### design.v
module complex_adder_subtractor #(
    parameter WIDTH=32
) (
    input [WIDTH-1:0] a,
    input [WIDTH-1:0] b,
    input addNotSub,
    output reg [WIDTH-1:0] result
);
    always @(*) begin
        if (addNotSub) begin
            result[WIDTH-1:WIDTH/2] = a[WIDTH-1:WIDTH/2] + b[WIDTH-1:WIDTH/2];
            result[WIDTH/2-1:0] = a[WIDTH/2-1:0] + b[WIDTH/2-1:0];
        end else begin
            result[WIDTH-1:WIDTH/2] = a[WIDTH-1:WIDTH/2] - b[WIDTH-1:WIDTH/2];
            result[WIDTH/2-1:0] = a[WIDTH/2-1:0] - b[WIDTH/2-1:0];
        end
    end
endmodule
module complex_multiplier #(
    parameter WIDTH=32
) (
    input [WIDTH-1:0] a,
    input [WIDTH-1:0] b,
    output [2*WIDTH-1:0] result
);
    wire signed [WIDTH-1:0] a_real = { {(WIDTH/2+1){a[WIDTH/2-1]}}, a[WIDTH/2-1:0] };
    wire signed [WIDTH-1:0] b_real = { {(WIDTH/2+1){b[WIDTH/2-1]}}, b[WIDTH/2-1:0] };
    wire signed [WIDTH-1:0] a_img = { {(WIDTH/2+1){a[WIDTH-1]}}, a[WIDTH-1:WIDTH/2] };
    wire signed [WIDTH-1:0] b_img = { {(WIDTH/2+1){b[WIDTH-1]}}, b[WIDTH-1:WIDTH/2] };
    wire signed [WIDTH-1:0] result_real = a_real * b_real - a_img * b_img;
    wire signed [WIDTH-1:0] result_img = a_real * b_img + a_img * b_real;
    assign result[WIDTH-1:0] = result_real;
    assign result[2*WIDTH-1:WIDTH] = result_img;
endmodule
module complex_mean_square (
    input wire i_clk,
    input wire i_arst,
    input wire i_en,
    input wire [2:0] i_log2_samples,
    input wire        i_valid,
    input wire [31:0] i_y,
    input wire [31:0] i_y_hat,
    output reg        o_valid,
    output reg [63:0] o_data
);
    wire [31:0] y_diff_w;
    wire [63:0] sq_diff_complex_w;
    wire        sq_diff_valid_w;
    wire [63:0] sum_res_w;
    wire [8:0]  num_samples_w = 1 << i_log2_samples;
    reg [8:0]  sample_rx_cnt_r;
    reg [8:0]  sample_proc_cnt_r;
    reg [1:0]  state_r, next_state_r;
    localparam S_IDLE      = 2'b00;
    localparam S_INIT      = 2'b01;
    localparam S_COMPUTING = 2'b10;
    localparam S_FINALIZE  = 2'b11;
    complex_adder_subtractor #(.WIDTH(32)) y_difference_module (
        .a(i_y),
        .b(i_y_hat),
        .addNotSub(1'b0),
        .result(y_diff_w)
    );
    complex_multiplier cpow_calculator (
        .a(y_diff_w),
        .b(y_diff_w),
        .result(sq_diff_complex_w)
    );
    assign sq_diff_valid_w = i_valid;
    complex_adder_subtractor #(.WIDTH(64)) square_sum (
        .a(o_data),  
        .b(sq_diff_complex_w),
        .addNotSub(1'b1),
        .result(sum_res_w)
    );
    always @(posedge i_clk or posedge i_arst) begin
        if (i_arst)
            state_r <= S_IDLE;
        else
            state_r <= next_state_r;
    end
    always @(*) begin
        next_state_r = state_r;
        case (state_r)
            S_IDLE:      if (i_en) next_state_r = S_INIT;
            S_INIT:      next_state_r = S_COMPUTING;
            S_COMPUTING: if (sample_rx_cnt_r == num_samples_w && sample_proc_cnt_r == num_samples_w)
                             next_state_r = S_FINALIZE;
            S_FINALIZE:  next_state_r = S_IDLE;
            default:     next_state_r = S_IDLE;
        endcase
    end
    always @(posedge i_clk or posedge i_arst) begin
        if (i_arst) begin
            o_valid           <= 1'b0;
            o_data            <= 64'b0;
            sample_rx_cnt_r   <= 9'b0;
            sample_proc_cnt_r <= 9'b0;
        end else begin
            o_valid <= 1'b0;  
            case (state_r)
                S_INIT: begin
                    o_data            <= 64'b0;
                    sample_rx_cnt_r   <= 9'b0;
                    sample_proc_cnt_r <= 9'b0;
                end
                S_COMPUTING: begin
                    sample_rx_cnt_r <= sample_rx_cnt_r;
                    sample_proc_cnt_r <= sample_proc_cnt_r;
                    if (i_valid && sample_rx_cnt_r < num_samples_w) begin
                        sample_rx_cnt_r <= sample_rx_cnt_r + 1;
                    end
                    if (sq_diff_valid_w && !(sample_proc_cnt_r == num_samples_w)) begin
                        sample_proc_cnt_r <= sample_proc_cnt_r + 1;
                        o_data <= sum_res_w;
                    end
                end
                S_FINALIZE: begin
					o_valid        <= 1'b1;  
					o_data[31:0]   <= $signed(o_data[31:0]) >>> i_log2_samples;
					o_data[63:32]  <= $signed(o_data[63:32]) >>> i_log2_samples;
                end
            endcase
        end
    end
endmodule
### run.sh
#!/bin/bash
# the make line also repeats each setting of config.mk as NAME=value (left out here)
make -C /OpenROAD-flow-scripts/flow DESIGN_CONFIG=/design/flow/config.mk WORK_HOME=/design/flow/orfs CLKGATE_MAP_FILE= finish
### config.mk
export PLATFORM = sky130hd
export DESIGN_NAME = complex_mean_square
export DESIGN_NICKNAME = complex_mean_square
export VERILOG_FILES = /design/flow/design.v
export SDC_FILE = /design/flow/constraint.sdc
export NUM_CORES = 4
export LEC_CHECK = 0
export CAP_MARGIN = 20
export CORE_MARGIN = 2
export CORE_UTILIZATION = 72
export CTS_CLUSTER_DIAMETER = 166
export CTS_CLUSTER_SIZE = 99
export SLEW_MARGIN = 20
### constraint.sdc
create_clock -name core_clock -period 14.2 [get_ports {i_clk}]
set_input_delay 2.8400 -clock core_clock [delete_from_list [all_inputs] [get_ports {i_clk}]]
set_output_delay 2.8400 -clock core_clock [all_outputs]
set_load 0.01 [all_outputs]
==> results of run 1 <==
## per-layer routing
layer  GRT usage [%]  wire (um)
met1            52.5      36800
met3            8.23      10500
met4            19.8       6230
met5               0         34
met2            65.5      47000
## layout make-up
cell class                      instances  area share, %
Timing Repair Buffer                  209           4.81
Inverter                              980           9.34
Clock inverter                          6          0.127
Antenna cell                            1        0.00635
Tap cell                              672           2.13
Sequential cell                        87           5.53
Clock buffer                           10          0.581
Multi-Input combinational cell       2860           77.5
## through the flow
step	hold slack [ns]	instance area, um^2	cells	util [%]
6_report	0.475	39400	4825	78.2
3_3_place_gp	0.457	39100	4808	77.7
4_1_cts	0.479	39400	4824	78.2
5_1_grt	0.500	39400	4824	78.2
2_1_floorplan	0.393	36900	4072	-
3_5_place_dp	0.465	39100	4808	77.7
==> impl_metrics.env, run 1 <==
# implementation run metrics
export IMPL_run_status="finished clean"
export IMPL_max_cap_violations=0
export IMPL_worst_path_stages=42
export IMPL_synth_cells_yosys=4072
export IMPL_fin_ws_ns=0.809
export IMPL_syn_cell_area_mm2=0.0369
export IMPL_drc=0
export IMPL_critical_path_n_buffers_inverters=8
export IMPL_grt_antenna_before_repair=3
export IMPL_vias=28806
export IMPL_final_max_slew_violation_count=0
export IMPL_pre_cts_ws_ns=0.570
export IMPL_master_cell_of_the_clock_root_buffer="sky130_fd_sc_hd__clkbuf_16"
export IMPL_die_height_um=230
export IMPL_synthesis_area_per_instance_um2=9.05
export IMPL_hp_start="state_r[0]$_DFF_PP1_"
export IMPL_avgRoutedWirePerCell_um=20.8
export IMPL_timing_critical_path_slowest_cell_delay_ns=0.58
export IMPL_postCtsResizedCells=0
export IMPL_endpoint_kind="flip-flop"
export IMPL_synthTopLogicFamily="adder cells"
export IMPL_grt_setup_unrepaired="false"
export IMPL_min_cycle_time_layout_ns=13.39
export IMPL_timing_setup_tns_ns=0
export IMPL_cts_hold_buffers_added=0
export IMPL_timing_max_slew_rel_slack_pct=30.7
export IMPL_r2r_worst_path_cells=19
export IMPL_global_route_overflow_total=0
export IMPL_slowest_stage="sky130_fd_sc_hd__fa_1"
export IMPL_timing_critical_path_from="i_y[0]"
export IMPL_postSynth_asyncResetShare_pct=100
export IMPL_simple_gate_share_pct=11.3
export IMPL_hpwl_um=80600
export IMPL_worstReg2RegStart="o_data[15]$_DFFE_PP0P_"
export IMPL_path_delay_family="AND-OR/OR-AND gates"
export IMPL_synth_compound_gate_area_share_pct=8.38
export IMPL_cts_tree="built"
export IMPL_start_kind="input pin"
export IMPL_worst_hold_path_endpoint="state_r[0]$_DFF_PP1_"
export IMPL_post_synth_edffs=0
export IMPL_groute_usage_overall_pct=40.4
export IMPL_multiInputGateArea_mm2=0.0305
export IMPL_site_rows=82
export IMPL_transition_time_of_the_tightest_slew_check_pin_ns=1.04
export IMPL_finalWeightedCongestion=0.970
export IMPL_setup_violations=0
export IMPL_io_buffers=135
export IMPL_synth_most_common_cell="sky130_fd_sc_hd__inv_1"
export IMPL_die_width_um=230
export IMPL_xor_area_share_pct=3.60
export IMPL_synth_largest_type_area_fraction_pct=44.7
export IMPL_ys_warnings_count=3
export IMPL_ios=136
export IMPL_stage_log_warnings=44
export IMPL_clock_buffer_count_from_cts=9
export IMPL_layout_worst_path_cycle_share_pct=94.3
export IMPL_arrival_time_at_the_worst_endpoint_ns=13.70
export IMPL_synth_flops=87
export IMPL_dr_pass1_iters=6
export IMPL_final_hold_violation_count=0
export IMPL_tritoncts_num_sinks=87
export IMPL_final_setup_skew_ns=0.0198
export IMPL_area_taken_by_flip_flops_and_latches_mm2=0.00218
export IMPL_synth_cell_type_count=78
export IMPL_syn2layout_area_growth_pct=6.88
export IMPL_holdPathStages=2
export IMPL_seq_area_frac_synth_pct=5.91
export IMPL_filler_cell_count=3570
export IMPL_synthCells=4072
export IMPL_global_route_wire_length_before_repair_um=164000
export IMPL_post_route_ant_nets=0
export IMPL_grt_max_degree=69
export IMPL_post_synth_top_area_cell="sky130_fd_sc_hd__fa_1"
export IMPL_finalWirelength_um=100000
export IMPL_cts_setup_buffers=0
export IMPL_worst_path_max_fanout=5
export IMPL_placeableCoreArea_mm2=0.0504
export IMPL_critical_path_required_ns=14.51
export IMPL_clk_pin_slew_worst_paths_ns=0.09
export IMPL_nets=5359
export IMPL_viasPerCell=5.97
export IMPL_clock_path_buffers=2
export IMPL_drtIter0Drc=2566
export IMPL_fa_ha_area_share_pct=55.5
export IMPL_path_class="in2reg"
export IMPL_ys_area_mm2=0.0369
export IMPL_worstSkewPairLatency_ns=0.37
export IMPL_critical_path_endpoint="o_data[62]$_DFFE_PP0P_"
export IMPL_max_freq_mhz=74.7
export IMPL_die_area_mm2=0.0530
export IMPL_worstHoldPathType="reg2reg"
export IMPL_top_cells_by_area="sky130_fd_sc_hd__fa_1, sky130_fd_sc_hd__ha_1, sky130_fd_sc_hd__inv_1"
export IMPL_reg2reg_to="o_data[28]$_DFFE_PP0P_"
export IMPL_synth_area_mux_share_pct=3.72
export IMPL_fp_util_pct=73.2
export IMPL_top_cells_by_count="sky130_fd_sc_hd__inv_1, sky130_fd_sc_hd__fa_1, sky130_fd_sc_hd__nor2_1"
export IMPL_synth_nets=5284
export IMPL_synth_main_ff_cell="sky130_fd_sc_hd__dfrtp_1"
export IMPL_reg2reg_slack_ns=7.34
export IMPL_htreeDepth=3
export IMPL_grt_pass1_vias=30749
==> run 2, diff against run 1 <==
CORE_UTILIZATION = 71   (was 72)
CTS_CLUSTER_DIAMETER = unset   (was 166)
clock period = 7.39 ns   (was 14.2 ns; I/O delays follow)
==> impl_metrics.env, run 2 <==
# flow metrics
export IMPL_synth_main_ff_cell="sky130_fd_sc_hd__dfrtp_1"
export IMPL_run_stop_error="[ERROR GRT-0232] Routing congestion too high. Check the congestion heatmap in the GUI."
export IMPL_syn_cell_area_mm2=0.0369
export IMPL_synth_largest_type_area_fraction_pct=44.7
export IMPL_synth_cell_type_count=78
export IMPL_clock_path_buffers=2
export IMPL_master_cell_of_the_clock_root_buffer="sky130_fd_sc_hd__clkbuf_16"
export IMPL_synth_compound_gate_area_share_pct=8.38
export IMPL_outcome_stop_stage="global routing (5_1_grt)"
export IMPL_placed_cells_incl_taps=5395
export IMPL_xor_area_share_pct=3.60
export IMPL_top_cells_by_count="sky130_fd_sc_hd__inv_1, sky130_fd_sc_hd__fa_1, sky130_fd_sc_hd__nor2_1"
export IMPL_synthTopLogicFamily="adder cells"
export IMPL_fa_ha_area_share_pct=55.5
export IMPL_fp_util_pct=71.9
export IMPL_synthesis_area_per_instance_um2=9.05
export IMPL_clock_buffer_count_from_cts=9
export IMPL_seq_area_frac_synth_pct=5.91
export IMPL_global_route_overflow_total=4
export IMPL_groute_usage_overall_pct=65.9
export IMPL_synth_cells_yosys=4072
export IMPL_site_rows=83
export IMPL_io_buffers=135
export IMPL_synth_most_common_cell="sky130_fd_sc_hd__inv_1"
export IMPL_htreeDepth=3
export IMPL_placeableCoreArea_mm2=0.0513
export IMPL_finalWeightedCongestion=0.979
export IMPL_post_synth_edffs=0
export IMPL_synthCells=4072
export IMPL_synth_area_mux_share_pct=3.72
export IMPL_run_status="aborted with a tool error"
export IMPL_synth_nets=5284
export IMPL_ys_area_mm2=0.0369
export IMPL_postSynth_asyncResetShare_pct=100
export IMPL_tritoncts_num_sinks=87
export IMPL_post_synth_top_area_cell="sky130_fd_sc_hd__fa_1"
export IMPL_synth_flops=87
export IMPL_top_cells_by_area="sky130_fd_sc_hd__fa_1, sky130_fd_sc_hd__ha_1, sky130_fd_sc_hd__inv_1"
export IMPL_pre_cts_ws_ns=-4.39
export IMPL_ys_warnings_count=3
export IMPL_simple_gate_share_pct=11.3
export IMPL_ios=136
export IMPL_hpwl_um=95400
export IMPL_die_area_mm2=0.0538
export IMPL_die_width_um=232
export IMPL_die_height_um=232
-- run 2: through the flow --
stage	util [%]	area (um^2)
after floorplan	-	37500
after global placement	86.3	44300
after detailed placement	86.3	44300
after CTS	90.5	46400
-- run 2: routing by layer --
layer	track usage (%)	overflow
met1	66.7	0
met5	18.1	0
met2	88.4	3
met4	58.7	1
met3	46.0	0
-- run 2: timing repair --
action | in CTS
resized | 346
endpoints found under the hold margin | 0
cloned | 0
hold buffers | 0
setup endpoints to repair | 52
pin swaps | 233
buffers inserted | 86
==> run 3, diff against run 2 <==
ABC_AREA = 1   (was unset)
CORE_UTILIZATION = 72   (was 71)
CTS_CLUSTER_DIAMETER = 320   (was unset)
CTS_CLUSTER_SIZE = 98   (was 99)
TNS_END_PERCENT = 10   (was unset)
clock period = 8.08 ns   (was 7.39 ns; I/O delays follow)
==> impl_metrics.env, run 3 <==
# flow metrics
export IMPL_top_cells_by_count="sky130_fd_sc_hd__inv_1, sky130_fd_sc_hd__nand2_1, sky130_fd_sc_hd__fa_1"
export IMPL_synthCells=4822
export IMPL_synth_main_ff_cell="sky130_fd_sc_hd__dfrtp_1"
export IMPL_synth_nets=6034
export IMPL_synth_most_common_cell="sky130_fd_sc_hd__inv_1"
export IMPL_post_synth_edffs=0
export IMPL_master_cell_of_the_clock_root_buffer="sky130_fd_sc_hd__clkbuf_16"
export IMPL_outcome_stop_stage="global routing (5_1_grt)"
export IMPL_seq_area_frac_synth_pct=5.72
export IMPL_global_route_overflow_total=544
export IMPL_simple_gate_share_pct=17.5
export IMPL_synthTopLogicFamily="adder cells"
export IMPL_syn_cell_area_mm2=0.0381
export IMPL_ios=136
export IMPL_synth_flops=87
export IMPL_synth_cells_yosys=4822
export IMPL_die_width_um=234
export IMPL_synthesis_area_per_instance_um2=7.90
export IMPL_run_stop_error="[ERROR GRT-0116] Global routing finished with congestion. Check the congestion regions in the DRC Viewer."
export IMPL_synth_area_mux_share_pct=0.105
export IMPL_finalWeightedCongestion=1.03
export IMPL_ys_warnings_count=3
export IMPL_synth_cell_type_count=54
export IMPL_tritoncts_num_sinks=87
export IMPL_site_rows=84
export IMPL_die_area_mm2=0.0547
export IMPL_groute_usage_overall_pct=79.3
export IMPL_run_status="aborted with a tool error"
export IMPL_top_cells_by_area="sky130_fd_sc_hd__fa_1, sky130_fd_sc_hd__inv_1, sky130_fd_sc_hd__ha_1"
export IMPL_placeableCoreArea_mm2=0.0524
export IMPL_ys_area_mm2=0.0381
export IMPL_fp_util_pct=72.6
export IMPL_synth_largest_type_area_fraction_pct=43.3
export IMPL_fa_ha_area_share_pct=53.7
export IMPL_htreeDepth=3
export IMPL_die_height_um=234
export IMPL_postSynth_asyncResetShare_pct=100
export IMPL_cts_hold_buffers_added=0
export IMPL_placed_cell_area_mm2=0.0459
export IMPL_hpwl_um=119000
export IMPL_synth_compound_gate_area_share_pct=7.53
export IMPL_xor_area_share_pct=1.86
export IMPL_clock_buffer_count_from_cts=9
export IMPL_clock_path_buffers=2
export IMPL_io_buffers=135
export IMPL_post_synth_top_area_cell="sky130_fd_sc_hd__fa_1"
==> run 3: metal layers <==
metal	GRT usage (%)	overflow
met1	77.1	25
met4	79.3	186
met2	95.7	287
met5	38.9	3
met3	66.5	43
==> run 3: repair_timing <==
item / in CTS
pin swaps: 177
buffers inserted: 59
endpoints found under the setup margin: 52
cloned: 1
gates resized: 480
hold endpoints to repair: 0
==> run 3: through the flow <==
stage          std cells  worst slack, ns
2_1_floorplan       4822           -0.953
3_3_place_gp        6226            -2.06
3_5_place_dp        6226            -2.35
4_1_cts             6300            -1.42
==> run 4, diff against run 3 <==
ABC_AREA = unset   (was 1)
CORE_UTILIZATION = 40   (was 72)
CTS_CLUSTER_DIAMETER = unset   (was 320)
CTS_CLUSTER_SIZE = unset   (was 98)
SETUP_SLACK_MARGIN = 1.94   (was unset)
TNS_END_PERCENT = unset   (was 10)
clock period = 13.1 ns   (was 8.08 ns; I/O delays follow)
==> impl_metrics.env, run 4 <==
# implementation run metrics
export IMPL_die_width_um=308
export IMPL_drtIter0Drc=2106
export IMPL_synth_nets=5284
export IMPL_dr_pass1_iters=5
export IMPL_finalWeightedCongestion=0.906
export IMPL_start_kind="input pin"
export IMPL_synth_cells_yosys=4072
export IMPL_clk_pin_slew_worst_paths_ns=0.07
export IMPL_synth_main_ff_cell="sky130_fd_sc_hd__dfrtp_1"
export IMPL_worstReg2RegStart="o_data[15]$_DFFE_PP0P_"
export IMPL_timing_critical_path_slowest_cell_delay_ns=0.55
export IMPL_synth_most_common_cell="sky130_fd_sc_hd__inv_1"
export IMPL_cts_hold_buffers_added=0
export IMPL_max_freq_mhz=86.7
export IMPL_grt_antenna_before_repair=2
export IMPL_filler_cell_count=8642
export IMPL_final_max_slew_violation_count=0
export IMPL_tritoncts_num_sinks=87
export IMPL_worst_path_max_fanout=10
export IMPL_drc=0
export IMPL_worst_hold_path_endpoint="state_r[0]$_DFF_PP1_"
export IMPL_timing_critical_path_mode_cell="sky130_fd_sc_hd__a21o_1"
export IMPL_hp_start="state_r[0]$_DFF_PP1_"
export IMPL_die_area_mm2=0.0946
export IMPL_transition_time_of_the_tightest_slew_check_pin_ns=0.886
export IMPL_synth_compound_gate_area_share_pct=8.38
export IMPL_global_route_wire_length_before_repair_um=180000
export IMPL_synthCells=4072
export IMPL_finalWirelength_um=114000
export IMPL_die_height_um=308
export IMPL_critical_path_required_ns=13.33
export IMPL_grt_setup_unrepaired="true"
export IMPL_grt_max_degree=72
export IMPL_placed_cells_incl_taps=5350
export IMPL_hpwl_um=91700
export IMPL_timing_critical_path_from="i_y[0]"
export IMPL_htreeDepth=3
export IMPL_vias=28981
export IMPL_seq_area_frac_synth_pct=5.91
export IMPL_timing_max_slew_rel_slack_pct=40.9
export IMPL_worstSkewPairLatency_ns=0.38
export IMPL_finalNonFillerCells=5496
export IMPL_reg2reg_to="o_data[25]$_DFFE_PP0P_"
export IMPL_clock_buffer_count_from_cts=9
export IMPL_antenna_cells=0
export IMPL_groute_usage_overall_pct=24.7
export IMPL_reg2reg_slack_ns=6.27
export IMPL_synth_flops=87
export IMPL_layout_worst_path_cycle_share_pct=88.0
export IMPL_cts_tree="built"
export IMPL_placeableCoreArea_mm2=0.0915
export IMPL_ys_warnings_count=3
export IMPL_synth_largest_type_area_fraction_pct=44.7
export IMPL_arrival_time_at_the_worst_endpoint_ns=11.77
export IMPL_site_rows=111
export IMPL_path_delay_family="adder cells"
export IMPL_clock_path_buffers=2
export IMPL_synth_area_mux_share_pct=3.72
export IMPL_min_cycle_time_layout_ns=11.53
export IMPL_worstHoldPathType="reg2reg"
export IMPL_critical_path_endpoint="o_data[63]$_DFFE_PP0P_"
export IMPL_syn2layout_area_growth_pct=17.0
export IMPL_top_cells_by_area="sky130_fd_sc_hd__fa_1, sky130_fd_sc_hd__ha_1, sky130_fd_sc_hd__inv_1"
export IMPL_timing_setup_tns_ns=0
export IMPL_max_cap_violations=0
export IMPL_avgRoutedWirePerCell_um=20.7
export IMPL_xor_area_share_pct=3.60
export IMPL_synthesis_area_per_instance_um2=9.05
export IMPL_nets=5517
export IMPL_syn_cell_area_mm2=0.0369
export IMPL_stage_log_warnings=45
export IMPL_viasPerCell=5.27
export IMPL_holdPathStages=2
export IMPL_synth_cell_type_count=78
export IMPL_grt_pass1_vias=30635
export IMPL_master_cell_of_the_clock_root_buffer="sky130_fd_sc_hd__clkbuf_16"
export IMPL_endpoint_kind="flip-flop"
export IMPL_run_status="finished clean"
export IMPL_final_setup_skew_ns=0.0126
export IMPL_global_route_overflow_total=0
export IMPL_top_cells_by_count="sky130_fd_sc_hd__inv_1, sky130_fd_sc_hd__fa_1, sky130_fd_sc_hd__nor2_1"
export IMPL_simple_gate_share_pct=11.3
export IMPL_hold_ws_ns=0.476
export IMPL_fp_util_pct=40.3
export IMPL_critical_path_n_buffers_inverters=12
export IMPL_worst_path_stages=47
export IMPL_ios=136
export IMPL_postSynth_asyncResetShare_pct=100
export IMPL_post_synth_top_area_cell="sky130_fd_sc_hd__fa_1"
export IMPL_io_buffers=135
export IMPL_setup_violations=0
export IMPL_post_synth_edffs=0
export IMPL_ys_area_mm2=0.0369
export IMPL_post_route_ant_nets=0
export IMPL_r2r_worst_path_cells=21
export IMPL_final_hold_violation_count=0
export IMPL_synthTopLogicFamily="adder cells"
export IMPL_path_class="in2reg"
export IMPL_fa_ha_area_share_pct=55.5
export IMPL_slowest_stage="sky130_fd_sc_hd__fa_1"
run 4: area by class of cell:
type	count	area, um^2	area share (%)
tap	1186	1480	3.44
multi-input combinational	2860	32000	74.1
inverter	980	3750	8.70
clock buffer	10	239	0.554
clock inverter	6	51.3	0.119
timing repair buffer	367	3470	8.04
sequential	87	2180	5.05
run 4: layer usage:
metal | vias to the layer above | part of all wire, % | GRT usage [%]
met5 | - | 0.024 | 0
met2 | 1011 | 47 | 40.1
met4 | 4 | 3.1 | 6.44
li1 | 12936 | - | -
met3 | 190 | 7.2 | 3.92
met1 | 14840 | 42 | 34.5
run 4: per-stage QoR:
step | worst slack [ns] | utilization (%) | instance area, um^2
final | 1.57 | 47.1 | 43100
after global routing | 1.26 | 47.1 | 43100
after CTS | 1.63 | 46.3 | 42400
after detailed placement | 0.238 | 44.2 | 40500
after global placement | 0.305 | 44.2 | 40400
after floorplan | 1.57 | - | 37300
run 4: timing repair:
item / in CTS / in global routing
cloned: 2 / 0
endpoints found under the setup margin: 36 / 30
gates resized: 237 / 128
buffers inserted: 89 / 39
pin swaps: 146 / 117
==> run 5, diff against run 4 <==
ABC_AREA = 1   (was unset)
CELL_PAD_IN_SITES_DETAIL_PLACEMENT = 0   (was unset)
CORE_UTILIZATION = 72   (was 40)
CTS_CLUSTER_SIZE = 15   (was unset)
GPL_TIMING_DRIVEN = 1   (was unset)
PLACE_DENSITY_LB_ADDON = 0.02   (was unset)
SETUP_SLACK_MARGIN = 1.41   (was 1.94)
SLEW_MARGIN = 40   (was 20)
TNS_END_PERCENT = 20   (was unset)
clock period = 5.7 ns   (was 13.1 ns; I/O delays follow)
==> impl_metrics.env, run 5 <==
# flow metrics
export IMPL_synth_flops=87
export IMPL_finalWeightedCongestion=1.04
export IMPL_placed_cell_area_mm2=0.0458
export IMPL_synth_area_mux_share_pct=0.105
export IMPL_hpwl_um=122000
export IMPL_post_synth_top_area_cell="sky130_fd_sc_hd__fa_1"
export IMPL_tritoncts_num_sinks=87
export IMPL_die_height_um=234
export IMPL_synth_main_ff_cell="sky130_fd_sc_hd__dfrtp_1"
export IMPL_synth_cells_yosys=4822
export IMPL_io_buffers=135
export IMPL_top_cells_by_count="sky130_fd_sc_hd__inv_1, sky130_fd_sc_hd__nand2_1, sky130_fd_sc_hd__fa_1"
export IMPL_groute_usage_overall_pct=113
export IMPL_ios=136
export IMPL_synthTopLogicFamily="adder cells"
export IMPL_clock_path_buffers=2
export IMPL_synth_most_common_cell="sky130_fd_sc_hd__inv_1"
export IMPL_postSynth_asyncResetShare_pct=100
export IMPL_htreeDepth=3
export IMPL_syn_cell_area_mm2=0.0381
export IMPL_ys_warnings_count=3
export IMPL_die_area_mm2=0.0547
export IMPL_fp_util_pct=72.6
export IMPL_outcome_stop_stage="global routing (5_1_grt)"
export IMPL_ys_area_mm2=0.0381
export IMPL_synth_cell_type_count=54
export IMPL_die_width_um=234
export IMPL_run_stop_error="[ERROR GRT-0116] Global routing finished with congestion. Check the congestion regions in the DRC Viewer."
export IMPL_synth_compound_gate_area_share_pct=7.53
export IMPL_synthCells=4822
export IMPL_run_status="aborted with a tool error"
export IMPL_xor_area_share_pct=1.86
export IMPL_post_synth_edffs=0
export IMPL_seq_area_frac_synth_pct=5.72
export IMPL_placeableCoreArea_mm2=0.0524
export IMPL_clock_buffer_count_from_cts=9
export IMPL_synth_nets=6034
export IMPL_synthesis_area_per_instance_um2=7.90
export IMPL_fa_ha_area_share_pct=53.7
export IMPL_master_cell_of_the_clock_root_buffer="sky130_fd_sc_hd__clkbuf_16"
export IMPL_synth_largest_type_area_fraction_pct=43.3
export IMPL_simple_gate_share_pct=17.5
export IMPL_top_cells_by_area="sky130_fd_sc_hd__fa_1, sky130_fd_sc_hd__inv_1, sky130_fd_sc_hd__ha_1"
export IMPL_site_rows=84
export IMPL_global_route_overflow_total=10019
==> run 5: what timing repair did <==
item,CTS
gates cloned,4
resized,523
pin swaps,219
setup buffers,81
endpoints found under the setup margin,59
hold buffers,0
==> run 5: metrics by stage <==
stage | utilization [%] | worst slack [ns] | hold WS, ns | cells
floorplan | - | -2.86 | 0.352 | 4822
global placement | 87.4 | -4.00 | 0.457 | 6227
detailed placement | 87.4 | -4.34 | 0.472 | 6227
CTS | 92.8 | -3.39 | 0.484 | 6328
==> run 5: metal layers <==
layer / overflow / GRT usage (%)
met1: 4244 / 126
met3: 1495 / 107
met2: 3261 / 117
met5: 241 / 102
met4: 778 / 81.6
==> run 6, diff against run 5 <==
CAP_MARGIN = 5   (was 20)
CORE_ASPECT_RATIO = 1.27   (was unset)
CORE_MARGIN = 9   (was 2)
CORE_UTILIZATION = 40   (was 72)
CTS_CLUSTER_SIZE = unset   (was 15)
GPL_ROUTABILITY_DRIVEN = 0   (was unset)
GPL_TIMING_DRIVEN = unset   (was 1)
HOLD_SLACK_MARGIN = 0.22   (was unset)
MAX_ROUTING_LAYER = met4   (was unset)
MIN_ROUTING_LAYER = met2   (was unset)
PLACE_DENSITY_LB_ADDON = 0.13   (was 0.02)
SETUP_SLACK_MARGIN = 1.52   (was 1.41)
SLEW_MARGIN = 0   (was 40)
TNS_END_PERCENT = 25   (was 20)
clock period = 13.5 ns   (was 5.7 ns; I/O delays follow)
==> impl_metrics.env, run 6 <==
# implementation run metrics
export IMPL_synth_cell_type_count=54
export IMPL_run_status="finished with violations"
export IMPL_synth_compound_gate_area_share_pct=7.53
export IMPL_slowest_stage="sky130_fd_sc_hd__fa_1"
export IMPL_setup_violations=0
export IMPL_hp_start="state_r[0]$_DFF_PP1_"
export IMPL_fa_ha_area_share_pct=53.7
export IMPL_site_rows=127
export IMPL_multiInputGateArea_mm2=0.0311
export IMPL_seq_area_frac_synth_pct=5.72
export IMPL_global_route_overflow_total=0
export IMPL_worst_path_max_fanout=7
export IMPL_syn_cell_area_mm2=0.0381
export IMPL_synth_main_ff_cell="sky130_fd_sc_hd__dfrtp_1"
export IMPL_post_synth_edffs=0
export IMPL_worst_hold_path_endpoint="state_r[0]$_DFF_PP1_"
export IMPL_holdPathStages=2
export IMPL_synthTopLogicFamily="adder cells"
export IMPL_master_cell_of_the_clock_root_buffer="sky130_fd_sc_hd__clkbuf_16"
export IMPL_worstReg2RegStart="o_data[15]$_DFFE_PP0P_"
export IMPL_die_area_mm2=0.107
export IMPL_synth_nets=6034
export IMPL_clock_path_buffers=2
export IMPL_transition_time_of_the_tightest_slew_check_pin_ns=1.11
export IMPL_cts_tree="built"
export IMPL_timing_critical_path_mode_cell="sky130_fd_sc_hd__fa_1"
export IMPL_synth_most_common_cell="sky130_fd_sc_hd__inv_1"
export IMPL_placeableCoreArea_mm2=0.0944
export IMPL_grt_pass1_vias=50262
export IMPL_htreeDepth=3
export IMPL_cts_hold_buffers_added=0
export IMPL_xor_area_share_pct=1.86
export IMPL_tritoncts_num_sinks=87
export IMPL_final_max_slew_violation_count=0
export IMPL_reg2reg_to="o_data[20]$_DFFE_PP0P_"
export IMPL_grt_setup_unrepaired="true"
export IMPL_worstSkewPairLatency_ns=0.40
export IMPL_ys_warnings_count=3
export IMPL_final_hold_violation_count=0
export IMPL_synth_cells_yosys=4822
export IMPL_post_route_ant_nets=0
export IMPL_final_setup_skew_ns=0.0190
export IMPL_path_class="in2reg"
export IMPL_timing_max_slew_rel_slack_pct=25.4
export IMPL_io_buffers=135
export IMPL_critical_path_n_buffers_inverters=8
export IMPL_path_delay_family="adder cells"
export IMPL_pre_cts_ws_ns=0.416
export IMPL_timing_setup_tns_ns=0
export IMPL_top_cells_by_area="sky130_fd_sc_hd__fa_1, sky130_fd_sc_hd__inv_1, sky130_fd_sc_hd__ha_1"
export IMPL_fp_util_pct=40.3
export IMPL_drtIter0Drc=8768
export IMPL_synthesis_area_per_instance_um2=7.90
export IMPL_endpoint_kind="flip-flop"
export IMPL_simple_gate_share_pct=17.5
export IMPL_die_height_um=366
export IMPL_post_synth_top_area_cell="sky130_fd_sc_hd__fa_1"
export IMPL_start_kind="input pin"
export IMPL_global_route_wire_length_before_repair_um=206000
export IMPL_synthCells=4822
export IMPL_worstHoldPathType="reg2reg"
export IMPL_grt_antenna_before_repair=4
export IMPL_worst_path_stages=39
export IMPL_top_cells_by_count="sky130_fd_sc_hd__inv_1, sky130_fd_sc_hd__nand2_1, sky130_fd_sc_hd__fa_1"
export IMPL_postSynth_asyncResetShare_pct=100
export IMPL_critical_path_required_ns=13.73
export IMPL_avgRoutedWirePerCell_um=21.6
export IMPL_vias=44102
export IMPL_min_cycle_time_layout_ns=11.67
export IMPL_filler_cell_count=9686
export IMPL_syn2layout_area_growth_pct=9.99
export IMPL_clock_buffer_count_from_cts=9
export IMPL_ys_area_mm2=0.0381
export IMPL_layout_worst_path_cycle_share_pct=86.4
export IMPL_area_taken_by_flip_flops_and_latches_mm2=0.00218
export IMPL_stage_log_warnings=43
export IMPL_reg2reg_slack_ns=6.77
export IMPL_violatedChecks="design-rule violations"
export IMPL_timing_critical_path_from="i_y[0]"
export IMPL_grt_max_degree=95
export IMPL_groute_usage_overall_pct=39.9
export IMPL_viasPerCell=7.14
export IMPL_critical_path_endpoint="o_data[19]$_DFFE_PP0P_"
export IMPL_hpwl_um=106000
export IMPL_r2r_worst_path_cells=21
export IMPL_max_freq_mhz=85.7
export IMPL_ios=136
export IMPL_arrival_time_at_the_worst_endpoint_ns=11.90
export IMPL_hold_ws_ns=0.470
export IMPL_clk_pin_slew_worst_paths_ns=0.08
export IMPL_dr_pass1_iters=52
export IMPL_finalWirelength_um=133000
export IMPL_synth_flops=87
export IMPL_max_cap_violations=0
export IMPL_die_width_um=292
export IMPL_fin_ws_ns=1.83
export IMPL_timing_critical_path_slowest_cell_delay_ns=0.64
export IMPL_nets=6128
export IMPL_drc=4
export IMPL_synth_area_mux_share_pct=0.105
export IMPL_synth_largest_type_area_fraction_pct=43.3
==> run 6: area by class of cell <==
cell class / count / area share, %
Timing Repair Buffer: 237 / 5.15
Multi-Input combinational cell: 3392 / 74.3
Inverter: 1189 / 10.8
Antenna cell: 30 / 0.179
Clock inverter: 7 / 0.131
Sequential cell: 87 / 5.21
Tap cell: 1225 / 3.66
Clock buffer: 9 / 0.538
==> run 6: metal layers <==
layer	track usage [%]	share of wire, %	vias up
li1	-	-	14572
met5	-	0	-
met4	7.75	11	0
met1	-	0	16411
met3	49.9	40	1480
met2	47.1	49	11639
==> run 6: through the flow <==
stage	cell area (um^2)	utilization, %	cells
3_3_place_gp	40800	43.3	6099
4_1_cts	41200	43.6	6120
6_report	41900	44.4	6176
5_1_grt	41800	44.3	6162
3_5_place_dp	40800	43.3	6099
2_1_floorplan	38100	-	4822
==> run 6: timing repair <==
action,in CTS,in global routing
endpoints found under the setup margin,20,31
gates cloned,0,1
setup buffers,5,25
pin swaps,0,15
endpoints found under the hold margin,0,0
gates resized,12,104
==> run 7, diff against run 6 <==
CAP_MARGIN = 10   (was 5)
CELL_PAD_IN_SITES_DETAIL_PLACEMENT = 1   (was 0)
CELL_PAD_IN_SITES_GLOBAL_PLACEMENT = 1   (was unset)
CORE_ASPECT_RATIO = 0.92   (was 1.27)
CORE_MARGIN = 2   (was 9)
CORE_UTILIZATION = 37   (was 40)
GPL_ROUTABILITY_DRIVEN = unset   (was 0)
HOLD_SLACK_MARGIN = 0.29   (was 0.22)
MAX_ROUTING_LAYER = unset   (was met4)
MIN_ROUTING_LAYER = unset   (was met2)
PLACE_DENSITY_LB_ADDON = 0.05   (was 0.13)
SETUP_SLACK_MARGIN = unset   (was 1.52)
SLEW_MARGIN = 20   (was 0)
TNS_END_PERCENT = unset   (was 25)
clock period = 21.8 ns   (was 13.5 ns; I/O delays follow)
==> impl_metrics.env, run 7 <==
# implementation run metrics
export IMPL_postSynth_asyncResetShare_pct=100
export IMPL_placeableCoreArea_mm2=0.102
export IMPL_synth_most_common_cell="sky130_fd_sc_hd__inv_1"
export IMPL_master_cell_of_the_clock_root_buffer="sky130_fd_sc_hd__clkbuf_16"
export IMPL_post_synth_edffs=0
export IMPL_fin_ws_ns=7.85
export IMPL_avgRoutedWirePerCell_um=21.8
export IMPL_timing_critical_path_from="i_y_hat[16]"
export IMPL_post_synth_top_area_cell="sky130_fd_sc_hd__fa_1"
export IMPL_worstSkewPairLatency_ns=0.38
export IMPL_global_route_wire_length_before_repair_um=215000
export IMPL_placed_cells_incl_taps=6237
export IMPL_groute_usage_overall_pct=26.5
export IMPL_run_status="finished clean"
export IMPL_stage_log_warnings=42
export IMPL_arrival_time_at_the_worst_endpoint_ns=14.27
export IMPL_final_setup_skew_ns=0.0236
export IMPL_finalNonFillerCells=6256
export IMPL_drtIter0Drc=1625
export IMPL_clock_buffer_count_from_cts=9
export IMPL_synthesis_area_per_instance_um2=7.90
export IMPL_top_cells_by_count="sky130_fd_sc_hd__inv_1, sky130_fd_sc_hd__nand2_1, sky130_fd_sc_hd__fa_1"
export IMPL_cts_tree="built"
export IMPL_setup_violations=0
export IMPL_holdPathStages=2
export IMPL_fp_util_pct=37.4
export IMPL_syn_cell_area_mm2=0.0381
export IMPL_final_hold_violation_count=0
export IMPL_fa_ha_area_share_pct=53.7
export IMPL_max_freq_mhz=71.7
export IMPL_top_cells_by_area="sky130_fd_sc_hd__fa_1, sky130_fd_sc_hd__inv_1, sky130_fd_sc_hd__ha_1"
export IMPL_synth_largest_type_area_fraction_pct=43.3
export IMPL_critical_path_endpoint="o_data[63]$_DFFE_PP0P_"
export IMPL_synth_cell_type_count=54
export IMPL_die_area_mm2=0.105
export IMPL_critical_path_n_buffers_inverters=12
export IMPL_worstHoldPathType="reg2reg"
export IMPL_io_buffers=135
export IMPL_ys_warnings_count=3
export IMPL_slowest_stage="sky130_fd_sc_hd__fa_1"
export IMPL_synthTopLogicFamily="adder cells"
export IMPL_transition_time_of_the_tightest_slew_check_pin_ns=1.09
export IMPL_timing_setup_tns_ns=0
export IMPL_finalWirelength_um=136000
export IMPL_timing_critical_path_mode_cell="sky130_fd_sc_hd__nand2_1"
export IMPL_min_cycle_time_layout_ns=13.95
export IMPL_synth_main_ff_cell="sky130_fd_sc_hd__dfrtp_1"
export IMPL_timing_max_slew_rel_slack_pct=27.5
export IMPL_pre_cts_ws_ns=7.52
export IMPL_worst_hold_path_endpoint="state_r[0]$_DFF_PP1_"
export IMPL_worstReg2RegStart="o_data[15]$_DFFE_PP0P_"
export IMPL_site_rows=112
export IMPL_ios=136
export IMPL_postCtsResizedCells=0
export IMPL_seq_area_frac_synth_pct=5.72
export IMPL_layout_worst_path_cycle_share_pct=64.0
export IMPL_grt_max_degree=95
export IMPL_synth_cells_yosys=4822
export IMPL_viasPerCell=5.06
export IMPL_final_max_slew_violation_count=0
export IMPL_hp_start="state_r[0]$_DFF_PP1_"
export IMPL_xor_area_share_pct=1.86
export IMPL_synth_flops=87
export IMPL_dr_pass1_iters=9
export IMPL_finalWeightedCongestion=0.901
export IMPL_drc=0
export IMPL_nets=6092
export IMPL_max_cap_violations=0
export IMPL_simple_gate_share_pct=17.5
export IMPL_start_kind="input pin"
export IMPL_path_delay_family="adder cells"
export IMPL_syn2layout_area_growth_pct=8.47
export IMPL_r2r_worst_path_cells=20
export IMPL_worst_path_stages=47
export IMPL_endpoint_kind="flip-flop"
export IMPL_global_route_overflow_total=0
export IMPL_critical_path_required_ns=22.12
export IMPL_reg2reg_to="o_data[21]$_DFFE_PP0P_"
export IMPL_worst_path_max_fanout=14
export IMPL_clk_pin_slew_worst_paths_ns=0.08
export IMPL_hpwl_um=113000
export IMPL_cts_hold_buffers_added=0
export IMPL_postLayoutCoreUtil_pct=40.6
export IMPL_clock_path_buffers=2
export IMPL_vias=31656
export IMPL_tritoncts_num_sinks=87
export IMPL_cts_setup_buffers=0
export IMPL_post_route_ant_nets=0
export IMPL_reg2reg_slack_ns=15.39
export IMPL_die_height_um=312
export IMPL_grt_setup_unrepaired="false"
export IMPL_die_width_um=338
export IMPL_synth_area_mux_share_pct=0.105
export IMPL_synth_nets=6034
export IMPL_synthCells=4822
export IMPL_grt_pass1_vias=34800
export IMPL_grt_antenna_before_repair=3
export IMPL_ys_area_mm2=0.0381
export IMPL_path_class="in2reg"
export IMPL_synth_compound_gate_area_share_pct=7.53
export IMPL_timing_critical_path_slowest_cell_delay_ns=0.56
export IMPL_htreeDepth=3
## run 7: layout make-up
class,count,area (um^2)
fillers,12520,60400
multi-input cells,3391,30800
inverters,1189,4470
flip-flops and latches,87,2180
repair buffers,202,1840
well taps,1368,1710
clock buffers,10,229
clock inverters,6,52.6
diodes,3,7.51
## run 7: routing by layer
metal | routed length, um | GRT usage (%) | vias up
li1 | - | - | 14542
met1 | 63100 | 37.6 | 16454
met2 | 65600 | 44.8 | 562
met3 | 5040 | 2.14 | 98
met4 | 2410 | 4.36 | 0
met5 | 0 | 0 | -
## run 7: stage by stage
stage	hold slack, ns	cell area [um^2]
3_3_place_gp	0.465	41000
6_report	0.474	41300
3_5_place_dp	0.469	41000
2_1_floorplan	0.352	38100
5_1_grt	0.505	41300
4_1_cts	0.482	41300
==> run 8, diff against run 7 <==
ABC_AREA = unset   (was 1)
CAP_MARGIN = 35   (was 10)
CELL_PAD_IN_SITES_DETAIL_PLACEMENT = 0   (was 1)
CELL_PAD_IN_SITES_GLOBAL_PLACEMENT = 2   (was 1)
CORE_ASPECT_RATIO = 1.61   (was 0.92)
CORE_MARGIN = 4   (was 2)
CORE_UTILIZATION = 33   (was 37)
GPL_ROUTABILITY_DRIVEN = 0   (was unset)
HOLD_SLACK_MARGIN = unset   (was 0.29)
PLACE_DENSITY = 0.45   (was unset)
PLACE_DENSITY_LB_ADDON = unset   (was 0.05)
SETUP_SLACK_MARGIN = 0.28   (was unset)
TNS_END_PERCENT = 90   (was unset)
clock period = 8.17 ns   (was 21.8 ns; I/O delays follow)
==> impl_metrics.env, run 8 <==
# implementation run metrics
export IMPL_run_status="finished with violations"
export IMPL_violatedChecks="negative setup slack"
export IMPL_filler_cell_count=11255
export IMPL_path_class="in2reg"
export IMPL_synth_compound_gate_area_share_pct=8.38
export IMPL_finalNonFillerCells=6361
export IMPL_htreeDepth=3
export IMPL_max_freq_mhz=93.7
export IMPL_post_route_ant_nets=0
export IMPL_critical_path_required_ns=8.44
export IMPL_clock_path_buffers=2
export IMPL_timing_max_slew_rel_slack_pct=38.2
export IMPL_setup_violations=47
export IMPL_synthCells=4072
export IMPL_syn2layout_area_growth_pct=32.6
export IMPL_syn_cell_area_mm2=0.0369
export IMPL_ios=136
export IMPL_pre_cts_ws_ns=-3.47
export IMPL_die_height_um=432
export IMPL_ys_area_mm2=0.0369
export IMPL_synthTopLogicFamily="adder cells"
export IMPL_drc=0
export IMPL_hpwl_um=117000
export IMPL_endpoint_kind="flip-flop"
export IMPL_fp_util_pct=33.2
export IMPL_grt_max_degree=64
export IMPL_transition_time_of_the_tightest_slew_check_pin_ns=0.926
export IMPL_synth_area_mux_share_pct=3.72
export IMPL_placed_cells_incl_taps=6253
export IMPL_post_synth_edffs=0
export IMPL_cts_hold_buffers_added=0
export IMPL_synth_main_ff_cell="sky130_fd_sc_hd__dfrtp_1"
export IMPL_timing_critical_path_slowest_cell_delay_ns=0.58
export IMPL_start_kind="input pin"
export IMPL_groute_usage_overall_pct=23.5
export IMPL_vias=29993
export IMPL_placed_cell_area_mm2=0.0458
export IMPL_drtIter0Drc=1043
export IMPL_path_delay_family="adder cells"
export IMPL_final_hold_violation_count=0
export IMPL_avgRoutedWirePerCell_um=21.1
export IMPL_fin_ws_ns=-2.50
export IMPL_critical_path_endpoint="o_data[63]$_DFFE_PP0P_"
export IMPL_final_max_slew_violation_count=0
export IMPL_arrival_time_at_the_worst_endpoint_ns=10.94
export IMPL_timing_critical_path_mode_cell="sky130_fd_sc_hd__fa_1"
export IMPL_global_route_overflow_total=0
export IMPL_dr_pass1_iters=4
export IMPL_synth_largest_type_area_fraction_pct=44.7
export IMPL_max_cap_violations=0
export IMPL_timing_critical_path_from="i_y_hat[1]"
export IMPL_stage_log_warnings=47
export IMPL_global_route_wire_length_before_repair_um=209000
export IMPL_reg2reg_slack_ns=1.59
export IMPL_synthesis_area_per_instance_um2=9.05
export IMPL_master_cell_of_the_clock_root_buffer="sky130_fd_sc_hd__clkbuf_16"
export IMPL_simple_gate_share_pct=11.3
export IMPL_die_area_mm2=0.117
export IMPL_holdPathStages=2
export IMPL_worst_hold_path_endpoint="state_r[0]$_DFF_PP1_"
export IMPL_clock_buffer_count_from_cts=9
export IMPL_worstSkewPairLatency_ns=0.40
export IMPL_synth_most_common_cell="sky130_fd_sc_hd__inv_1"
export IMPL_postSynth_asyncResetShare_pct=100
export IMPL_viasPerCell=4.72
export IMPL_finish_instance_area_mm2=0.0489
export IMPL_worst_path_stages=41
export IMPL_min_cycle_time_layout_ns=10.67
export IMPL_slowest_stage="sky130_fd_sc_hd__fa_1"
export IMPL_hp_start="state_r[0]$_DFF_PP1_"
export IMPL_die_width_um=271
export IMPL_top_cells_by_count="sky130_fd_sc_hd__inv_1, sky130_fd_sc_hd__fa_1, sky130_fd_sc_hd__nor2_1"
export IMPL_synth_nets=5284
export IMPL_clk_pin_slew_worst_paths_ns=0.08
export IMPL_ys_warnings_count=3
export IMPL_io_buffers=135
export IMPL_synth_cells_yosys=4072
export IMPL_worst_path_max_fanout=5
export IMPL_grt_antenna_before_repair=1
export IMPL_worstHoldPathType="reg2reg"
export IMPL_worstReg2RegStart="o_data[15]$_DFFE_PP0P_"
export IMPL_nets=6076
export IMPL_tritoncts_num_sinks=87
export IMPL_xor_area_share_pct=3.60
export IMPL_critical_path_n_buffers_inverters=8
export IMPL_seq_area_frac_synth_pct=5.91
export IMPL_synth_cell_type_count=78
export IMPL_top_cells_by_area="sky130_fd_sc_hd__fa_1, sky130_fd_sc_hd__ha_1, sky130_fd_sc_hd__inv_1"
export IMPL_synth_flops=87
export IMPL_r2r_worst_path_cells=22
export IMPL_reg2reg_to="o_data[25]$_DFFE_PP0P_"
export IMPL_layout_worst_path_cycle_share_pct=131
export IMPL_placeableCoreArea_mm2=0.111
export IMPL_final_setup_skew_ns=0.0112
export IMPL_fa_ha_area_share_pct=55.5
export IMPL_finalWirelength_um=134000
export IMPL_grt_setup_unrepaired="true"
export IMPL_post_synth_top_area_cell="sky130_fd_sc_hd__fa_1"
export IMPL_cts_tree="built"
export IMPL_grt_pass1_vias=34349
export IMPL_site_rows=155
export IMPL_postLayoutCoreUtil_pct=44.1
==> run 8: layout make-up <==
cell class | count | area (um^2) | share of cell area (%)
diodes | 1 | 2.50 | 0.00512
clock buffers | 9 | 225 | 0.461
clock inverters | 7 | 95.1 | 0.195
inverters | 980 | 3750 | 7.66
multi-input cells | 2860 | 32700 | 66.8
flip-flops and latches | 87 | 2180 | 4.46
well taps | 1491 | 1870 | 3.82
repair buffers | 926 | 8100 | 16.6
==> run 8: metrics by stage <==
stage,hold slack (ns),setup TNS [ns]
finish,0.476,-80.89
global route,0.507,-98.25
CTS,0.475,-79.87
detailed placement,0.463,-129.00
global placement,0.456,-130.03
floorplan,0.393,-68.92
==> run 8: routing by layer <==
layer / global-route usage, % / part of all wire [%] / routed length [um] / vias to the layer above
met1: 29.2 / 42 / 56300 / 15514
met3: 1.33 / 1.7 / 2260 / 94
met4: 4.49 / 1.8 / 2420 / 0
li1: - / - / - / 14038
met2: 45.2 / 55 / 73100 / 347
met5: 0 / 0 / 0 / -
==> run 8: what timing repair did <==
| action | 4_1_cts | 5_1_grt |
|---|---|---|
| buffers inserted | 62 | 28 |
| setup endpoints to repair | 52 | 52 |
| resized | 325 | 159 |
| pin swaps | 234 | 151 |
==> run 9, diff against run 8 <==
CAP_MARGIN = 30   (was 35)
CELL_PAD_IN_SITES_DETAIL_PLACEMENT = unset   (was 0)
CELL_PAD_IN_SITES_GLOBAL_PLACEMENT = unset   (was 2)
CORE_ASPECT_RATIO = unset   (was 1.61)
CORE_MARGIN = 2   (was 4)
CORE_UTILIZATION = 72   (was 33)
CTS_CLUSTER_SIZE = 51   (was unset)
GPL_ROUTABILITY_DRIVEN = unset   (was 0)
HOLD_SLACK_MARGIN = 0.28   (was unset)
MAX_ROUTING_LAYER = met4   (was unset)
PLACE_DENSITY = unset   (was 0.45)
SETUP_SLACK_MARGIN = unset   (was 0.28)
TNS_END_PERCENT = unset   (was 90)
clock period = 10.3 ns   (was 8.17 ns; I/O delays follow)
==> impl_metrics.env, run 9 <==
# implementation run metrics
export IMPL_path_class="in2reg"
export IMPL_fp_util_pct=73.2
export IMPL_synth_largest_type_area_fraction_pct=44.7
export IMPL_seq_area_frac_synth_pct=5.91
export IMPL_reg2reg_to="o_data[31]$_DFFE_PP0P_"
export IMPL_xor_area_share_pct=3.60
export IMPL_clk_pin_slew_worst_paths_ns=0.09
export IMPL_synth_main_ff_cell="sky130_fd_sc_hd__dfrtp_1"
export IMPL_timing_critical_path_mode_cell="sky130_fd_sc_hd__fa_1"
export IMPL_min_cycle_time_layout_ns=11.69
export IMPL_site_rows=82
export IMPL_setup_violations=31
export IMPL_post_synth_edffs=0
export IMPL_global_route_wire_length_before_repair_um=198000
export IMPL_filler_cell_count=2108
export IMPL_slowest_stage="sky130_fd_sc_hd__fa_1"
export IMPL_postSynth_asyncResetShare_pct=100
export IMPL_final_hold_violation_count=0
export IMPL_viasPerCell=6.43
export IMPL_grt_max_degree=77
export IMPL_finalWeightedCongestion=0.989
export IMPL_post_synth_top_area_cell="sky130_fd_sc_hd__fa_1"
export IMPL_top_cells_by_count="sky130_fd_sc_hd__inv_1, sky130_fd_sc_hd__fa_1, sky130_fd_sc_hd__nor2_1"
export IMPL_topRoutingLayerUsed="met4"
export IMPL_arrival_time_at_the_worst_endpoint_ns=11.93
export IMPL_r2r_worst_path_cells=22
export IMPL_postLayoutCoreUtil_pct=90.9
export IMPL_dr_pass1_iters=11
export IMPL_ios=136
export IMPL_violatedChecks="negative setup slack"
export IMPL_worstReg2RegStart="o_data[15]$_DFFE_PP0P_"
export IMPL_layout_worst_path_cycle_share_pct=114
export IMPL_drtIter0Drc=4048
export IMPL_critical_path_required_ns=10.54
export IMPL_placeableCoreArea_mm2=0.0504
export IMPL_m1WireLength_um=41400
export IMPL_syn2layout_area_growth_pct=24.2
export IMPL_max_cap_violations=0
export IMPL_grt_antenna_before_repair=8
export IMPL_path_delay_family="adder cells"
export IMPL_tritoncts_num_sinks=87
export IMPL_timing_setup_tns_ns=-22.43
export IMPL_htreeDepth=3
export IMPL_synth_nets=5284
export IMPL_cts_tree="built"
export IMPL_finalNonFillerCells=5408
export IMPL_grt_pass1_vias=37605
export IMPL_max_freq_mhz=85.5
export IMPL_start_kind="input pin"
export IMPL_synthTopLogicFamily="adder cells"
export IMPL_hp_start="state_r[0]$_DFF_PP1_"
export IMPL_ys_warnings_count=3
export IMPL_top_cells_by_area="sky130_fd_sc_hd__fa_1, sky130_fd_sc_hd__ha_1, sky130_fd_sc_hd__inv_1"
export IMPL_avgRoutedWirePerCell_um=25.3
export IMPL_final_setup_skew_ns=0.0161
export IMPL_met2WireLength_um=62200
export IMPL_multiInputGateArea_mm2=0.0320
export IMPL_syn_cell_area_mm2=0.0369
export IMPL_reg2reg_slack_ns=3.49
export IMPL_timing_max_slew_rel_slack_pct=21.8
export IMPL_critical_path_endpoint="o_data[63]$_DFFE_PP0P_"
export IMPL_simple_gate_share_pct=11.3
export IMPL_timing_critical_path_from="i_y_hat[16]"
export IMPL_worst_hold_path_endpoint="state_r[0]$_DFF_PP1_"
export IMPL_final_max_slew_violation_count=0
export IMPL_clock_path_buffers=2
export IMPL_synth_compound_gate_area_share_pct=8.38
export IMPL_fa_ha_area_share_pct=55.5
export IMPL_die_width_um=230
export IMPL_synth_most_common_cell="sky130_fd_sc_hd__inv_1"
export IMPL_post_route_ant_nets=0
export IMPL_hpwl_um=97300
export IMPL_groute_usage_overall_pct=50.9
export IMPL_synth_cell_type_count=78
export IMPL_nets=5934
export IMPL_die_height_um=230
export IMPL_synth_cells_yosys=4072
export IMPL_placed_cells_incl_taps=5327
export IMPL_stage_log_warnings=48
export IMPL_synth_area_mux_share_pct=3.72
export IMPL_worstSkewPairLatency_ns=0.39
export IMPL_worst_path_max_fanout=12
export IMPL_drc=0
export IMPL_grt_setup_unrepaired="true"
export IMPL_holdPathStages=2
export IMPL_critical_path_n_buffers_inverters=6
export IMPL_synthCells=4072
export IMPL_finalWirelength_um=137000
export IMPL_worst_path_stages=39
export IMPL_endpoint_kind="flip-flop"
export IMPL_run_status="finished with violations"
export IMPL_route_met3_wl_um=17500
export IMPL_master_cell_of_the_clock_root_buffer="sky130_fd_sc_hd__clkbuf_16"
export IMPL_fin_ws_ns=-1.39
export IMPL_ys_area_mm2=0.0369
export IMPL_synth_flops=87
export IMPL_synthesis_area_per_instance_um2=9.05
export IMPL_transition_time_of_the_tightest_slew_check_pin_ns=1.16
export IMPL_pre_cts_ws_ns=-1.89
export IMPL_area_taken_by_flip_flops_and_latches_mm2=0.00218
export IMPL_worstHoldPathType="reg2reg"
export IMPL_clock_buffer_count_from_cts=9
export IMPL_die_area_mm2=0.0530
export IMPL_io_buffers=135
export IMPL_timing_critical_path_slowest_cell_delay_ns=0.83
export IMPL_global_route_overflow_total=0
export IMPL_vias=34779
run 9: layout make-up:
type,instances,share of cell area (%)
antenna,9,0.0492
clock buffer,9,0.492
clock inverter,7,0.210
inverter,980,8.13
multi-input combinational,2860,69.9
sequential,87,4.76
tap,672,1.84
timing repair buffer,784,14.6
run 9: layer usage:
| metal | vias to the layer above | GRT usage (%) |
|---|---|---|
| met1 | 16605 | 54.8 |
| met4 | 0 | 40.7 |
| li1 | 13758 | - |
| met3 | 1424 | 14.3 |
| met5 | - | - |
| met2 | 2992 | 79.3 |
run 9: timing repair:
action	in CTS	in global routing
hold buffers	0	0
setup buffers	45	23
setup endpoints to repair	38	36
gates resized	208	135
pin swaps	147	81
run 9: stage by stage:
| step | cell area, um^2 | hold WS, ns |
|---|---|---|
| 2_1_floorplan | 37400 | 0.393 |
| 3_3_place_gp | 43700 | 0.457 |
| 3_5_place_dp | 43800 | 0.463 |
| 4_1_cts | 45000 | 0.475 |
| 5_1_grt | 45800 | 0.515 |
| 6_report | 45800 | 0.475 |
==> run 10, diff against run 9 <==
CAP_MARGIN = 20   (was 30)
CELL_PAD_IN_SITES_DETAIL_PLACEMENT = 0   (was unset)
CTS_CLUSTER_SIZE = unset   (was 51)
GPL_TIMING_DRIVEN = 1   (was unset)
HOLD_SLACK_MARGIN = -0.1   (was 0.28)
PLACE_DENSITY_LB_ADDON = 0.02   (was unset)
SETUP_SLACK_MARGIN = 2.87   (was unset)
SLEW_MARGIN = 40   (was 20)
TNS_END_PERCENT = 20   (was unset)
clock period = 9.62 ns   (was 10.3 ns; I/O delays follow)
==> impl_metrics.env, run 10 <==
# flow metrics
export IMPL_run_status="aborted with a tool error"
export IMPL_outcome_stop_stage="global routing (5_1_grt)"
export IMPL_top_cells_by_count="sky130_fd_sc_hd__inv_1, sky130_fd_sc_hd__fa_1, sky130_fd_sc_hd__nor2_1"
export IMPL_seq_area_frac_synth_pct=5.91
export IMPL_placed_cell_area_mm2=0.0440
export IMPL_postSynth_asyncResetShare_pct=100
export IMPL_fa_ha_area_share_pct=55.5
export IMPL_synthesis_area_per_instance_um2=9.05
export IMPL_post_synth_edffs=0
export IMPL_synth_main_ff_cell="sky130_fd_sc_hd__dfrtp_1"
export IMPL_placed_cells_incl_taps=5371
export IMPL_die_width_um=230
export IMPL_die_height_um=230
export IMPL_pre_cts_ws_ns=-2.47
export IMPL_clock_path_buffers=2
export IMPL_synth_cells_yosys=4072
export IMPL_ys_area_mm2=0.0369
export IMPL_synth_area_mux_share_pct=3.72
export IMPL_xor_area_share_pct=3.60
export IMPL_synthCells=4072
export IMPL_placeableCoreArea_mm2=0.0504
export IMPL_ys_warnings_count=3
export IMPL_clock_buffer_count_from_cts=9
export IMPL_io_buffers=135
export IMPL_hpwl_um=100000
export IMPL_site_rows=82
export IMPL_htreeDepth=3
export IMPL_synth_largest_type_area_fraction_pct=44.7
export IMPL_synth_nets=5284
export IMPL_synthTopLogicFamily="adder cells"
export IMPL_master_cell_of_the_clock_root_buffer="sky130_fd_sc_hd__clkbuf_16"
export IMPL_synth_most_common_cell="sky130_fd_sc_hd__inv_1"
export IMPL_synth_flops=87
export IMPL_syn_cell_area_mm2=0.0369
export IMPL_ios=136
export IMPL_simple_gate_share_pct=11.3
export IMPL_synth_compound_gate_area_share_pct=8.38
export IMPL_tritoncts_num_sinks=87
export IMPL_post_synth_top_area_cell="sky130_fd_sc_hd__fa_1"
export IMPL_finalWeightedCongestion=1.01
export IMPL_fp_util_pct=73.2
export IMPL_top_cells_by_area="sky130_fd_sc_hd__fa_1, sky130_fd_sc_hd__ha_1, sky130_fd_sc_hd__inv_1"
export IMPL_die_area_mm2=0.0530
export IMPL_synth_cell_type_count=78
## run 10: what timing repair did
action                                  CTS
hold buffers                              0
pin swaps                               172
resized                                 209
cloned                                    1
endpoints found under the setup margin   56
setup buffers                            42
## run 10: metrics by stage
step | setup TNS [ns] | util (%)
detailed placement | -70.10 | 87.4
global placement | -61.87 | 87.4
floorplan | -21.49 | -
CTS | -27.51 | 90.3
